==> job 4594: inputs <==
==> flow/design.v <==
`timescale 1ns/1ps
module array_mult_top (
    input             clk,
    input      [15:0] a,
    input      [15:0] b,
    output reg [31:0] p
);
    reg  [15:0] a_q, b_q;
    wire [31:0] prod;
    array_multiplier u_mult (
        .in_A(a_q),
        .in_B(b_q),
        .prod_out(prod)
    );
    always @(posedge clk) begin
        a_q <= a;
        b_q <= b;
        p   <= prod;
    end
endmodule

`timescale 1ns/1ps
module array_multiplier (
    input  [15:0] in_A,
    input  [15:0] in_B,
    output [31:0] prod_out
);
    wire [15:0] pp [15:0];   
    genvar i, j;
    generate
        for (i = 0; i < 16; i = i + 1) begin : GEN_PP_ROW
            for (j = 0; j < 16; j = j + 1) begin : GEN_PP_COL
                assign pp[i][j] = in_A[j] & in_B[i];
            end
        end
    endgenerate
    wire [31:0] row_sum [15:0];
    wire [31:0] row_carry [15:0];
    assign row_sum[0]   = {16'b0, pp[0]};
    assign row_carry[0] = 32'b0;
    genvar r;
    generate
        for (r = 1; r < 16; r = r + 1) begin : ADDER_ROWS
            wire [31:0] shifted_pp = { {16 - r{1'b0}}, pp[r], {r{1'b0}} };
            adder32 ADD_STAGE (
                .in_a(row_sum[r-1]),
                .in_b(shifted_pp),
                .cin(1'b0),
                .sum(row_sum[r]),
                .cout(row_carry[r])
            );
        end
    endgenerate
    assign prod_out = row_sum[15];
endmodule
module adder32 (
    input  [31:0] in_a,
    input  [31:0] in_b,
    input         cin,
    output [31:0] sum,
    output        cout
);
    wire [31:0] carry;
    genvar k;
    full_adder FA0 (.a(in_a[0]), .b(in_b[0]), .cin(cin), .sum(sum[0]), .cout(carry[0]));
    generate
        for (k = 1; k < 32; k = k + 1) begin : FA_CHAIN
            full_adder FAi (.a(in_a[k]), .b(in_b[k]), .cin(carry[k-1]), .sum(sum[k]), .cout(carry[k]));
        end
    endgenerate
    assign cout = carry[31];
endmodule
module full_adder (
    input  a,
    input  b,
    input  cin,
    output sum,
    output cout
);
    assign sum  = a ^ b ^ cin;
    assign cout = (a & b) | (b & cin) | (a & cin);
endmodule
==> flow/run.sh <==
#!/bin/bash
# the make line also repeats each setting of config.mk as NAME=value (left out here)
make -C /OpenROAD-flow-scripts/flow DESIGN_CONFIG=/design/flow/config.mk WORK_HOME=/design/flow/orfs CLKGATE_MAP_FILE= finish
==> flow/config.mk <==
export PLATFORM = sky130hd
export DESIGN_NAME = array_mult_top
export DESIGN_NICKNAME = array_mult_top
export VERILOG_FILES = /design/flow/design.v
export SDC_FILE = /design/flow/constraint.sdc
export NUM_CORES = 4
export LEC_CHECK = 0
export ABC_AREA = 0
export CAP_MARGIN = 20
export CORE_MARGIN = 2
export CORE_UTILIZATION = 72
export CTS_CLUSTER_DIAMETER = 115
export CTS_CLUSTER_SIZE = 50
export PLACE_DENSITY_LB_ADDON = 0.07
export SLEW_MARGIN = 20
==> flow/constraint.sdc <==
create_clock -name core_clock -period 16.8 [get_ports {clk}]
set_input_delay 3.3600 -clock core_clock [delete_from_list [all_inputs] [get_ports {clk}]]
set_output_delay 3.3600 -clock core_clock [all_outputs]
set_load 0.01 [all_outputs]
==> inputs of job 6053, as changes to job 4594 <==
Settings changed: ABC_AREA 0 to default, CELL_PAD_IN_SITES_DETAIL_PLACEMENT from default to 2, CORE_ASPECT_RATIO from default to 1.92, CORE_UTILIZATION 72 to 40, CTS_CLUSTER_DIAMETER 115 to default, CTS_CLUSTER_SIZE 50 to default, PLACE_DENSITY_LB_ADDON 0.07 to default.
==> flow/constraint.sdc (replaced) <==
create_clock -name core_clock -period 20.0 [get_ports {clk}]
set_input_delay 4.0000 -clock core_clock [delete_from_list [all_inputs] [get_ports {clk}]]
set_output_delay 4.0000 -clock core_clock [all_outputs]
set_load 0.01 [all_outputs]
==> inputs of job 7391, as changes to job 4594 <==
Settings changed: ABC_AREA 0 to default, CORE_UTILIZATION 72 to 18, CTS_CLUSTER_DIAMETER 115 to default, CTS_CLUSTER_SIZE 50 to default, PLACE_DENSITY from default to 0.6, PLACE_DENSITY_LB_ADDON 0.07 to default.
==> flow/constraint.sdc (replaced) <==
create_clock -name core_clock -period 24.6 [get_ports {clk}]
set_input_delay 4.9200 -clock core_clock [delete_from_list [all_inputs] [get_ports {clk}]]
set_output_delay 4.9200 -clock core_clock [all_outputs]
set_load 0.01 [all_outputs]
==> comparison <==
- Job 4594 finished but failed the layout checks on setup timing. Job 6053 completed with no timing, DRC or antenna violations. Job 7391 finished clean.
- First-iteration DRC count: job 4594 > job 6053 > job 7391.
- Of job 6053 and job 4594, job 6053 has the higher final cell count (gap 12%, measured against job 4594).
- In area after synthesis, job 4594 and job 7391 do not differ.
- Core utilization, lowest first: job 7391, job 6053, job 4594.
==> figures <==
| quantity | job 4594 | job 6053 | job 7391 |
|---|---|---|---|
| Total routed wirelength | 14,700 um | 22,300 um | 13,400 um |
| Die extent in y | 110 um | 202 um | 217 um |
| Required @ worst endpoint | 17.10 ns | 20.32 ns | 24.89 ns |
| First-pass GRT wire length | 26,300 um | 34,300 um | 24,300 um |
| Initial antenna violation count | 0 | 0 | 2 |
| Maximum fanout count along the critical path | 2 | 6 | 16 |
| Die Span X | 110 um | 107 um | 217 um |
| NonClk Buf Share | 0.0837 | 0.0727 | 0.0675 |
| Slowest CP cell | fa_2 | fa_2 | dfxtp_1 |
| Outcome | failed layout checks | timing/DRC/antenna clean | timing/DRC/antenna clean |
| Reasons for failing layout checks | setup timing | - | - |
| Post-layout utilization of the core | 0.881 | 0.474 | 0.213 |
| Detailed-route via count | 4,712 | 4,813 | 4,347 |
| OpenROAD warning count | 29 | 28 | 26 |
| Min Hold Slack | 0.501 ns | 0.523 ns | 0.713 ns |
| Final area over synthesized area | 1.181x | 1.169x | 1.164x |
